== JK ==
Design top, start of the top module:
module top(input clk, rst_raw, up, left, right, down, 
           input [15:0]switches, output dp,a,b,c,d,e,f,g, output [3:0]anode,
           output load_done, output reg fsm_done);
Settings: LEC_CHECK=0, ABC_AREA=1, CAP_MARGIN=25, CELL_PAD_IN_SITES_DETAIL_PLACEMENT=1, CORE_ASPECT_RATIO=1.42, CORE_MARGIN=5, CORE_UTILIZATION=51, CTS_CLUSTER_DIAMETER=221, GPL_ROUTABILITY_DRIVEN=0, GPL_TIMING_DRIVEN=0, MAX_ROUTING_LAYER=met4, MIN_ROUTING_LAYER=met2, PLACE_DENSITY_LB_ADDON=0.16, SETUP_SLACK_MARGIN=1.44, SLEW_MARGIN=30; clock period 7.52 ns.
run.sh (not shown) runs the stock make flow with config.mk's settings and CLKGATE_MAP_FILE=.
JK has completed all stages; timing, DRC and antenna checks passed.
Setup changes, JK to MS
- GPL_ROUTABILITY_DRIVEN removed (was 0)
- CORE_ASPECT_RATIO removed (was 1.42)
- CTS_CLUSTER_DIAMETER removed (was 221)
- CORE_UTILIZATION changed from 51 to 40
- GPL_TIMING_DRIVEN removed (was 0)
- MIN_ROUTING_LAYER removed (was met2)
- CELL_PAD_IN_SITES_DETAIL_PLACEMENT removed (was 1)
- PLACE_DENSITY_LB_ADDON removed (was 0.16)
- SETUP_SLACK_MARGIN removed (was 1.44)
- ABC_AREA removed (was 1)
- MAX_ROUTING_LAYER removed (was met4)
- SLEW_MARGIN changed from 30 to 20
- CAP_MARGIN changed from 25 to 20
- CORE_MARGIN changed from 5 to 2
- the clock period (ns, I/O delays scaled along) changed from 7.52 to 4.25
## What came out
Multiplexer fraction of the synthesized cell area: MS vs JK up 6.3 points
MS against JK: area added between synthesis and finish shows a reduction of 0.75 points; summed standard-cell area reported by yosys shows an increase of about 2.3%; minimum hold slack shows no meaningful change; first-pass GRT wire length shows a reduction of 21%; combinational power share shows a reduction of 4.5 points.
Final design instance area without fill: MS vs JK up 210 sq um
On clock-cell share of area, JK and MS are neck and neck.
Between JK and MS, final cell count is lower for MS, JK comes in above that.
In the flow results for JK and MS, the global-route usage is smaller on MS.
--- input diff MS..AL ---
- a change of CAP_MARGIN from 20 to 40
- an added CTS_CLUSTER_SIZE of 19
- a change of CORE_UTILIZATION from 40 to 71
- a change of the clock period (ns, I/O delays scaled along) from 4.25 to 2.36
--- outcome ---
Compared with MS, in AL floorplan net count about even; worst path setup slack after routing fell 1.16 ns; relative area of clock buffers and inverters in the final design fell 0.20 points; count of non-filler cells in the finished layout fell about 2.5%.
AL vs. MS: routed wire length went up by 17%.
### AL -> TR
- SETUP_SLACK_MARGIN newly set to -0.23
- CAP_MARGIN changed from 40 to 0
TR completed end to end; final checks failed (negative setup slack).
In terms of critical path's largest stage delay, TR and AL differ only marginally.
Of the two values seen for slowest cell on the critical path, fa_2 was produced by AL and fa_1 by TR.
Compared with AL, in TR shortest period the worst path allows increased 0.12 ns; final clock period utilization by the worst path increased 5.3 points; global-route wire length before repair decreased 2.9%.
Compared with AL, in TR relative slew slack went up 4.1 points; clock tree buffer count of the final layout went down; wire length after detailed routing now smaller; number of global-route vias before repair decreased by about 3% relative to the old numbers; worst slack at placement went up by 0.015 ns.
Est. power | TR vs AL | TR lower

run A:
Starting RTL as in the previous note.
Settings: LEC_CHECK=0, CAP_MARGIN=0, CELL_PAD_IN_SITES_GLOBAL_PLACEMENT=2, CORE_ASPECT_RATIO=0.95, CORE_MARGIN=8, CORE_UTILIZATION=34, GPL_ROUTABILITY_DRIVEN=0, MAX_ROUTING_LAYER=met5, MIN_ROUTING_LAYER=met2, SETUP_SLACK_MARGIN=2.97, SLEW_MARGIN=20, TNS_END_PERCENT=45; clock period 10.0 ns.
Run A completed end to end with timing, DRC and antenna clean.
Setup changes, run A to run B
Settings: swapping 0 for 20 in CAP_MARGIN; clearing SETUP_SLACK_MARGIN, which used to be 2.97; clearing TNS_END_PERCENT, which used to be 45; clearing MIN_ROUTING_LAYER, which used to be met2; swapping 34 for 40 in CORE_UTILIZATION; clearing MAX_ROUTING_LAYER, which used to be met5; clearing GPL_ROUTABILITY_DRIVEN, which used to be 0; swapping 8 for 2 in CORE_MARGIN; clearing CORE_ASPECT_RATIO, which used to be 0.95; clearing CELL_PAD_IN_SITES_GLOBAL_PLACEMENT, which used to be 2; swapping 10.0 for 4.46 in the clock period (ns, I/O delays scaled along).
- The flow did not stop early for run B: all stages ran, and the layout cleared the timing, design-rule and antenna checks.
- The more densely filled core belongs to run B, not run A.
- There was hardly any difference in final worst clock skew between run A and run B.
- Compared to run A, run B has count of clock-buffer cells in the layout about 11% lower.
- Going from run A to run B, period utilization grows by 28 points.
- Diff run B and run A: switching part of the total lower in run B
- Run A leaves more setup margin than run B.
- Summary of the comparison: number of nets in the layout is lower in run B, relative to run A.
- Slowest stage cell on the critical path = clkdlybuf4s50_1: run A; slowest stage cell on the critical path = a2111oi_0: run B
- Run B: total power is 110% higher than what run A reported.
- Row number of placed instances, taps included: run B lower / run A higher
Setup changes, run B to run C
Settings: a change of CAP_MARGIN from 20 to 0; a change of CORE_UTILIZATION from 40 to 72; an added CTS_CLUSTER_SIZE of 19; a change of the clock period (ns, I/O delays scaled along) from 4.46 to 2.36.
### Flow results
- Of run B and run C, only run B finishes the flow clean.
- In run C the implementation completed, yet the final layout does not meet the checks, the culprit being setup timing.
- Relative to run B, the least setup slack across all paths after layout of run C is lower by 1.38 ns.
- Compared with run B, run C shows final core area utilization higher by 42 points.
- Diff run B -> run C: combinational fraction of design power shows an increase of 6.1 points, multi-input gate share of total cell area -1.7 points, share of power burned in registers -3.9 points, clock power up 86%.
- Of run C and run B, it is run C that has the higher wire length.
- Run B ended up with sequential cells as its power group with the largest share; run C ended up with combinational logic.
- Run C against run B: non-clock buffer count went up by about 340%, final setup violation count went up by 1.
--- input diff run C..run D ---
Settings: swapping 0 for 20 in CAP_MARGIN; swapping 72 for 58 in CORE_UTILIZATION; swapping 19 for 61 in CTS_CLUSTER_SIZE; swapping 20 for 5 in SLEW_MARGIN; putting PLACE_DENSITY_LB_ADDON at 0.03 where nothing was set; putting HOLD_SLACK_MARGIN at -0.0 where nothing was set; putting MIN_ROUTING_LAYER at met2 where nothing was set.
==> results <==
Cell count listed in synth_stat.txt: run C vs run D identical
Looking only at switching fraction of total power, and setting everything else aside, the higher value of run D and run C goes to run C.
Per the comparison of run D with run C, count of fill cells added during filler insertion grew by 84%, wire length of the first global-routing pass did not really move, hold violation total from the final report barely changed.
What run D reported for number of vias in the routed layout has to be multiplied by 0.76 to get the figure for run C.
Compared with run C, run D shows a lower total wire length after detailed routing.
Across run C and run D, a clean result was obtained everywhere but in run C.
To summarise run C: no stage aborted, but the layout did not pass its checks, failing on setup timing.
From run C to run D the numbers moved as follows: met1 wire length has decreased, register-to-register slack now larger, portion of total power attributed to combinational logic rose 0.4 points, non-clock buffer count picked up an extra about 9%.
The following lists how run E was set up differently from run D:
Settings: swapping 61 for 21 in CTS_CLUSTER_SIZE; clearing PLACE_DENSITY_LB_ADDON, which used to be 0.03; clearing MIN_ROUTING_LAYER, which used to be met2; clearing HOLD_SLACK_MARGIN, which used to be -0.0; swapping 58 for 72 in CORE_UTILIZATION; swapping 5 for 20 in SLEW_MARGIN; swapping 2.36 for 2.43 in the clock period (ns, I/O delays scaled along).
## What came out
Run E completed end to end; final checks failed (setup timing).
Re sequential cell count of the final layout: no difference whatsoever between run E and run D.
Summary — number of instances in the placed design, run E relative to run D: lower, by 70.
TritonCTS buffer count (run E vs. run D) decreases by a little under 10%
Relative to run D, the reported net switching power measured on run E has decreased by a few percent.
[compare] base=run D new=run E: setup slack decreased 0.081 ns; total wire length increased 6.5%.
The following lists how run F was set up differently from run E:
Settings: CORE_UTILIZATION: 72 -> 66; SETUP_SLACK_MARGIN: unset -> 1.5; CTS_CLUSTER_SIZE: 21 -> unset; the clock period (ns, I/O delays scaled along): 2.43 -> 6.6.
Notes after the runs:
For run E, the critical path class was register to register, unlike run F, where it was input port to register. [compare] base=run E new=run F: power attributed to the clock group -about 60%; maximum number of pins on one net before global-route repair went up 19; cell count of the worst reg-to-reg path fell 5; wire length went down 15%; final core area utilization moved down. Run E ended up with rf.mem[2][1] as its first element of the critical path; run F ended up with rst_raw. Across run E and run F, a clean result was obtained everywhere but in run E. What the final checks of run E revealed, after a flow that finished every stage, was a layout that fails on setup timing. Across both runs, number of clock-tree buffers in the layout was lower for run F than for run E. Worst hold slack across run E and run F: no real change.
Power figures rest on the tool's default switching activity, not on a simulated workload.
